Setup of v56:
Design UART, start of the top module:
module UART
#(
    parameter [ 2:0] WAIT_ACTI      = 3'b001,
    parameter [ 2:0] SEND_CHAR      = 3'b010,
    parameter [ 2:0] RDY            = 3'b011,
    parameter [ 2:0] WAIT_RDY       = 3'b100,
    parameter [ 3:0] BTN_STR_LEN    = 4'd8,
    parameter [ 1:0] PARROT_STR_LEN = 2'd3,
    parameter        BTN            = 1'b0,
    parameter        PARROT         = 1'b1,
    parameter [13:0] BAUD_TMR_MAX   = 14'd15  
)
(
    input  wire CLK,        
    input  wire rst,        
    input  wire btn_0,      
    output wire UART_TX,    
    input  wire UART_RX     
);
For scale: ~4200 cells after synthesis, ~2200 flip-flops, about 5 I/O pins.
clock: 6.74 ns
lec_check: 0
cap_margin: 20
core_margin: 2
core_utilization: 64
setup_slack_margin: 1.73
slew_margin: 20
run.sh (not shown) runs the stock make flow with config.mk's settings and CLKGATE_MAP_FILE=.
Input changes introduced in v53 (baseline for comparison: v56):
- a change of CORE_MARGIN from 2 to 3
- a change of SLEW_MARGIN from 20 to 10
- an added CTS_CLUSTER_SIZE of 18
- a deleted SETUP_SLACK_MARGIN that had been 1.73
- an added CORE_ASPECT_RATIO of 0.56
- an added CTS_CLUSTER_DIAMETER of 50
- a change of CORE_UTILIZATION from 64 to 50
- a change of CAP_MARGIN from 20 to 10
- a change of the clock period (ns, I/O delays scaled along) from 6.74 to 4.25
Results
v53 vs. v56: global routing usage on met1 shrank by 3.5 points, number of clock buffer instances in the layout shrank by 67, synthesized area held steady, met3 global-route usage grew by 1.1 points. v53 against v56: area of all placed cells without fillers barely changed; total power now larger; compound-gate portion of the synthesized area barely changed; final clock period utilization by the worst path now sits higher. v53 vs v56, worst setup path startpoint: fifo.r_addr[0] vs fifo.r_addr[1].
What v55 does differently from v53 at the input level:
- a deleted CORE_ASPECT_RATIO that had been 0.56
- an added TNS_END_PERCENT of 5
- an added MAX_ROUTING_LAYER of met4
- a change of CAP_MARGIN from 10 to 20
- a change of CORE_MARGIN from 3 to 2
- a deleted CTS_CLUSTER_SIZE that had been 18
- a change of CORE_UTILIZATION from 50 to 65
- a change of CTS_CLUSTER_DIAMETER from 50 to 234
- a change of SLEW_MARGIN from 10 to 20
- a change of the clock period (ns, I/O delays scaled along) from 4.25 to 6.52
## What came out
v55 reached the final stage; the timing, DRC and antenna checks on its layout passed. Taking v53 as the reference point, the maximum net fanout on the critical path of v55 falls by 25. Between v55 and v53, it is v55 whose wire length of the first global-routing pass is lower, by 27000 um. In v55, tally of clock buffers in the finished layout is higher than in v53. v55 vs v53: fmax down in v55. Changes observed in v55 relative to v53: non-clock buffer count went down by 182; iteration tally of the first detailed-router pass went down by 2; sequential share of layout area was more or less identical. Relative to v53, final total power decreased by about 30% in v55.

========
Starting RTL as in the previous note.
clock: 2.64 ns
lec_check: 0
cap_margin: 20
cell_pad_in_sites_detail_placement: 0
core_aspect_ratio: 1.71
core_margin: 2
core_utilization: 15
cts_cluster_size: 86
max_routing_layer: met5
min_routing_layer: met1
place_density_lb_addon: 0.13
setup_slack_margin: -0.0
slew_margin: 20
tns_end_percent: 65
The baseline produced a layout that fails on negative setup slack.
Then changed:
==> flow/config.mk (replaced) <==
export PLATFORM = sky130hd
export DESIGN_NAME = UART
export DESIGN_NICKNAME = UART
export VERILOG_FILES = /design/flow/design.v
export SDC_FILE = /design/flow/constraint.sdc
export NUM_CORES = 4
export LEC_CHECK = 0
export CAP_MARGIN = 40
export CELL_PAD_IN_SITES_DETAIL_PLACEMENT = 0
export CORE_ASPECT_RATIO = 1.34
export CORE_MARGIN = 7
export CORE_UTILIZATION = 48
export CTS_CLUSTER_DIAMETER = 205
export GPL_ROUTABILITY_DRIVEN = 0
export SETUP_SLACK_MARGIN = -0.67
export SLEW_MARGIN = 20
export TNS_END_PERCENT = 70
==> flow/constraint.sdc (replaced) <==
create_clock -name core_clock -period 10.0 [get_ports {CLK}]
set_input_delay 2.0000 -clock core_clock [delete_from_list [all_inputs] [get_ports {CLK}]]
set_output_delay 2.0000 -clock core_clock [all_outputs]
set_load 0.01 [all_outputs]
After rerunning: Now the flow produced a clean layout; wire length falls by 33%; area after synthesis does not change; critical path depth shrinks by 3; die area is lower by 67%; hold slack is better by 0.21 ns; utilization went up by 35 points.
Then changed:
==> flow/config.mk (replaced) <==
export PLATFORM = sky130hd
export DESIGN_NAME = UART
export DESIGN_NICKNAME = UART
export VERILOG_FILES = /design/flow/design.v
export SDC_FILE = /design/flow/constraint.sdc
export NUM_CORES = 4
export LEC_CHECK = 0
export ABC_AREA = 1
export CAP_MARGIN = 40
export CELL_PAD_IN_SITES_DETAIL_PLACEMENT = 1
export CELL_PAD_IN_SITES_GLOBAL_PLACEMENT = 1
export CORE_MARGIN = 4
export CORE_UTILIZATION = 51
export CTS_CLUSTER_SIZE = 96
export GPL_ROUTABILITY_DRIVEN = 1
export GPL_TIMING_DRIVEN = 0
export MIN_ROUTING_LAYER = met2
export PLACE_DENSITY_LB_ADDON = 0.23
export SLEW_MARGIN = 35
export TNS_END_PERCENT = 25
==> flow/constraint.sdc (replaced) <==
create_clock -name core_clock -period 2.84 [get_ports {CLK}]
set_input_delay 0.5680 -clock core_clock [delete_from_list [all_inputs] [get_ports {CLK}]]
set_output_delay 0.5680 -clock core_clock [all_outputs]
set_load 0.01 [all_outputs]
The changed run stopped in 5_1_grt with GRT-0232.
Area after synthesis rises by a few percent.
Die size drops by a few percent.
Synthesized cell count came out higher by well over a third.
Then changed:
==> flow/config.mk (replaced) <==
export PLATFORM = sky130hd
export DESIGN_NAME = UART
export DESIGN_NICKNAME = UART
export VERILOG_FILES = /design/flow/design.v
export SDC_FILE = /design/flow/constraint.sdc
export NUM_CORES = 4
export LEC_CHECK = 0
export CAP_MARGIN = 20
export CORE_ASPECT_RATIO = 1.34
export CORE_MARGIN = 2
export CORE_UTILIZATION = 40
export CTS_CLUSTER_DIAMETER = 306
export GPL_ROUTABILITY_DRIVEN = 0
export PLACE_DENSITY_LB_ADDON = 0.23
export SLEW_MARGIN = 20
==> flow/constraint.sdc (replaced) <==
create_clock -name core_clock -period 10.0 [get_ports {CLK}]
set_input_delay 2.0000 -clock core_clock [delete_from_list [all_inputs] [get_ports {CLK}]]
set_output_delay 2.0000 -clock core_clock [all_outputs]
set_load 0.01 [all_outputs]
Now the flow finished with timing, DRC and antenna clean.
Synthesized area came out lower by 6.1%.
Die area came out higher by 17%.
Synthesized cell count came out lower by 49%.
Then changed:
--- a/flow/config.mk
+++ b/flow/config.mk
@@ -9 +8,0 @@
-export CORE_ASPECT_RATIO = 1.34
@@ -11,4 +10,3 @@
-export CORE_UTILIZATION = 40
-export CTS_CLUSTER_DIAMETER = 306
-export GPL_ROUTABILITY_DRIVEN = 0
-export PLACE_DENSITY_LB_ADDON = 0.23
+export CORE_UTILIZATION = 70
+export CTS_CLUSTER_SIZE = 35
+export MAX_ROUTING_LAYER = met4
==> flow/constraint.sdc (replaced) <==
create_clock -name core_clock -period 6.44 [get_ports {CLK}]
set_input_delay 1.2880 -clock core_clock [delete_from_list [all_inputs] [get_ports {CLK}]]
set_output_delay 1.2880 -clock core_clock [all_outputs]
set_load 0.01 [all_outputs]
Outcome: Power goes up by well over a third. Count of clock-buffer cells in the layout goes up by 13. Cell count goes down by about a fifth. Synthesized cell count is unchanged. Fmax goes up by a few percent. Design area goes down slightly. Core utilization goes up by 32 points. Synthesized area stays the same.
Then changed:
--- a/flow/config.mk
+++ b/flow/config.mk
@@ -10,3 +10 @@
-export CORE_UTILIZATION = 70
-export CTS_CLUSTER_SIZE = 35
-export MAX_ROUTING_LAYER = met4
+export CORE_UTILIZATION = 72
==> flow/constraint.sdc (replaced) <==
create_clock -name core_clock -period 2.72 [get_ports {CLK}]
set_input_delay 0.5440 -clock core_clock [delete_from_list [all_inputs] [get_ports {CLK}]]
set_output_delay 0.5440 -clock core_clock [all_outputs]
set_load 0.01 [all_outputs]
The changed run completed and failed the layout checks on negative setup slack.
Global-route usage came out higher by 6.3 points.
Via count climbs by 16%.
Count of clock-buffer cells in the layout went down by 27.
Non-clock buffer count grows by 782.
Area after synthesis stays the same.
Power and IR drop assume default switching activity.
